==> flow/design.v <==
module APB_MASTER(PCLK,PRESETn,PREADY,ST,WEN,APB_WADRS,APB_RADRS,APB_WDATA,PRDATA,PSEL,PLSVERR,PENABLE,PWRITE,PADDR,PWDATA,APB_RDATA_OUT);
input ST,WEN;
input [8:0] APB_WADRS,APB_RADRS;
input [7:0] APB_WDATA;
output [7:0] APB_RDATA_OUT;
input PCLK,PRESETn,PREADY;
input [7:0] PRDATA;
output reg PSEL,PLSVERR;
output reg PENABLE,PWRITE;
output reg [8:0] PADDR;
output reg [7:0] PWDATA;
reg [1:0] PS,NS;
localparam  IDLE=2'b00,
            SETUP=2'b01,
            ACCESS=2'b10;
reg setup_error;
reg invalid_setup_error;
reg [7:0] rdata;
assign APB_RDATA_OUT = rdata;
always @(posedge PCLK)
begin
    if(!PRESETn)
        PS<=IDLE;
    else
        PS<=NS;
end
always @(*)
begin
    case(PS)
        IDLE:
        begin
            if(ST)
            begin
                NS=SETUP;
            end
            else
            begin
                NS=IDLE;
            end
        end
        SETUP:
        begin
            NS=ACCESS;
        end
        ACCESS:
        begin
            if(!PREADY)
                NS=ACCESS;
            else
            begin
                if(ST)
                    NS=SETUP;
                else
                    NS=IDLE;
            end
        end
        default:NS=IDLE;
    endcase
end
always @(posedge PCLK)
begin
    if(!PRESETn)
    begin
        PSEL     <= 0;
        PENABLE  <= 0;
        PWRITE   <= 0;
        PADDR    <= 0;
        PWDATA   <= 0;
    end
    else
    case(NS)
        IDLE:
        begin
            PSEL     <= 0;
            PENABLE  <= 0;
            PWRITE   <= 0;
            PADDR    <= 0;
            PWDATA   <= 0;
        end
        SETUP:
        begin
            PSEL    <= 1;
            PENABLE <= 0;
            PWRITE  <= WEN;
            PADDR   <= WEN ? APB_WADRS : APB_RADRS;
            PWDATA  <= APB_WDATA;
        end
        ACCESS:
        begin
            PSEL    <= 1;
            PENABLE <= 1;
        end
        default:
        begin
            PSEL     <= 0;
            PENABLE  <= 0;
            PWRITE   <= 0;
            PADDR    <= 0;
            PWDATA   <= 0;
        end
    endcase
end
always @(posedge PCLK)
begin
    if(!PRESETn)
        rdata <= 0;
    else if (PS == ACCESS && !PWRITE && PREADY)
        rdata <= PRDATA;
end
always @(*)
begin
    if (PADDR > 9'h03F)
        setup_error = 1'b1;
    else
        setup_error = 1'b0;
    invalid_setup_error = setup_error;
end
always @(posedge PCLK)
begin
    if(!PRESETn)
        PLSVERR <= 0;
    else
        PLSVERR <= invalid_setup_error;
end
endmodule
module APB_SLAVE(
 input PCLK,PRESETn,
 input PSEL,PENABLE,PWRITE,
 input [7:0]PADDR,PWDATA,
 output [7:0]PRDATA,
 output reg PREADY );
reg [7:0] mem [0:63];
assign PRDATA = (PADDR < 8'd64) ? mem[PADDR[5:0]] : 8'h00;
always @(*)
begin
 if(!PRESETn)
      PREADY = 0;
 else if(PSEL && PENABLE)
      PREADY = 1;
 else
      PREADY = 0;
end
always @(posedge PCLK)
begin
 if(PREADY && PWRITE && (PADDR < 8'd64))
      mem[PADDR[5:0]] <= PWDATA;
end
endmodule
module APB_TOP(
    input PCLK, PRESETn,
    input ST, WEN,
    input [8:0] APB_WADRS, APB_RADRS,
    input [7:0] APB_WDATA,
    output [7:0] APB_RDATA_OUT,
    output PSLVERR
);
    wire PSEL, PENABLE, PWRITE, PREADY;
    wire [8:0] PADDR;
    wire [7:0] PWDATA, PRDATA;
    APB_MASTER MASTER_INST (
        .PCLK(PCLK),
        .PRESETn(PRESETn),
        .PREADY(PREADY),
        .ST(ST),
        .WEN(WEN),
        .APB_WADRS(APB_WADRS),
        .APB_RADRS(APB_RADRS),
        .APB_WDATA(APB_WDATA),
        .PRDATA(PRDATA),
        .PSEL(PSEL),
        .PLSVERR(PSLVERR),
        .PENABLE(PENABLE),
        .PWRITE(PWRITE),
        .PADDR(PADDR),
        .PWDATA(PWDATA),
        .APB_RDATA_OUT(APB_RDATA_OUT)
    );
    APB_SLAVE SLAVE_INST (
        .PCLK(PCLK),
        .PRESETn(PRESETn),
        .PSEL(PSEL),
        .PENABLE(PENABLE),
        .PWRITE(PWRITE),
        .PADDR(PADDR[7:0]),  
        .PWDATA(PWDATA),
        .PRDATA(PRDATA),
        .PREADY(PREADY)
    );
endmodule
==> flow/config.mk <==
export PLATFORM = sky130hd
export DESIGN_NAME = APB_TOP
export DESIGN_NICKNAME = APB_TOP
export VERILOG_FILES = /design/flow/design.v
export SDC_FILE = /design/flow/constraint.sdc
export NUM_CORES = 4
export LEC_CHECK = 0
export CAP_MARGIN = 20
export CORE_MARGIN = 2
export CORE_UTILIZATION = 72
export CTS_CLUSTER_DIAMETER = 43
export CTS_CLUSTER_SIZE = 27
export HOLD_SLACK_MARGIN = -0.09
export SETUP_SLACK_MARGIN = 0.55
export SLEW_MARGIN = 20
==> flow/constraint.sdc <==
create_clock -name core_clock -period 2.7 [get_ports {PCLK}]
set_input_delay 0.5400 -clock core_clock [delete_from_list [all_inputs] [get_ports {PCLK}]]
set_output_delay 0.5400 -clock core_clock [all_outputs]
set_load 0.01 [all_outputs]
run.sh (not shown) runs the stock make flow with config.mk's settings and CLKGATE_MAP_FILE=.
The starting point went through all stages and came out clean.
Edit:
ABC_AREA = 0   (was default)
CAP_MARGIN = 5   (was 20)
CELL_PAD_IN_SITES_DETAIL_PLACEMENT = 0   (was default)
CORE_ASPECT_RATIO = 1.72   (was default)
CORE_UTILIZATION = 46   (was 72)
CTS_CLUSTER_DIAMETER = 294   (was 43)
CTS_CLUSTER_SIZE = default   (was 27)
GPL_ROUTABILITY_DRIVEN = 0   (was default)
HOLD_SLACK_MARGIN = -0.1   (was -0.09)
MIN_ROUTING_LAYER = met1   (was default)
SETUP_SLACK_MARGIN = 1.0   (was 0.55)
SLEW_MARGIN = 5   (was 20)
TNS_END_PERCENT = 5   (was default)
Result: The changed run passed the timing, design-rule and antenna checks. Power goes down by 2.9%. Clock power goes down by 7.7%. First-iteration DRC count goes down by 51%. Setup slack improved by 130 ps.
Edit:
ABC_AREA = 1   (was 0)
CELL_PAD_IN_SITES_DETAIL_PLACEMENT = default   (was 0)
CORE_ASPECT_RATIO = default   (was 1.72)
CORE_UTILIZATION = 72   (was 46)
CTS_CLUSTER_DIAMETER = default   (was 294)
CTS_CLUSTER_SIZE = 23   (was default)
GPL_ROUTABILITY_DRIVEN = default   (was 0)
HOLD_SLACK_MARGIN = default   (was -0.1)
MIN_ROUTING_LAYER = default   (was met1)
SETUP_SLACK_MARGIN = 0.62   (was 1.0)
SLEW_MARGIN = 40   (was 5)
TNS_END_PERCENT = default   (was 5)
clock period = 2.26 ns   (was 2.7 ns; I/O delays follow)
Final cell count rose by 32%.
Sequential share of layout area decreases by 4.5 points.
Global-route usage goes up by 16 points.
Die area is lower by 32%.
Utilization climbs by 34 points.
Final area rose by 7.5%.
Fmax rose by 13%.
Edit:
CAP_MARGIN = 20   (was 5)
CTS_CLUSTER_DIAMETER = 399   (was default)
CTS_CLUSTER_SIZE = default   (was 23)
SETUP_SLACK_MARGIN = 0.58   (was 0.62)
SLEW_MARGIN = 20   (was 40)
clock period = 1.95 ns   (was 2.26 ns; I/O delays follow)
The new run stopped in clock tree synthesis (4_1_cts) with DPL-0033; die area does not change; synthesized cell count is unchanged; synthesized area is unchanged.
Edit:
ABC_AREA = default   (was 1)
CTS_CLUSTER_DIAMETER = default   (was 399)
CTS_CLUSTER_SIZE = 32   (was default)
GPL_ROUTABILITY_DRIVEN = 0   (was default)
PLACE_DENSITY_LB_ADDON = 0.0   (was default)
SETUP_SLACK_MARGIN = -0.1   (was 0.58)
clock period = 1.48 ns   (was 1.95 ns; I/O delays follow)
Now the flow stopped in global routing (5_1_grt) with ODB-0269.
Area after synthesis came out lower by 5.0%.
Die area came out lower by 4.9%.
Synthesized cell count came out lower by 44%.
Edit:
ABC_AREA = 1   (was default)
CORE_UTILIZATION = 70   (was 72)
CTS_CLUSTER_SIZE = default   (was 32)
GPL_ROUTABILITY_DRIVEN = default   (was 0)
PLACE_DENSITY_LB_ADDON = default   (was 0.0)
SETUP_SLACK_MARGIN = default   (was -0.1)
clock period = 1.95 ns   (was 1.48 ns; I/O delays follow)
After rerunning: The new run finished but fails on negative setup slack; die size rose by 8.0%; synthesized area rose by 5.2%; synthesized cell count rose by 79%.
Power and IR drop assume default switching activity.
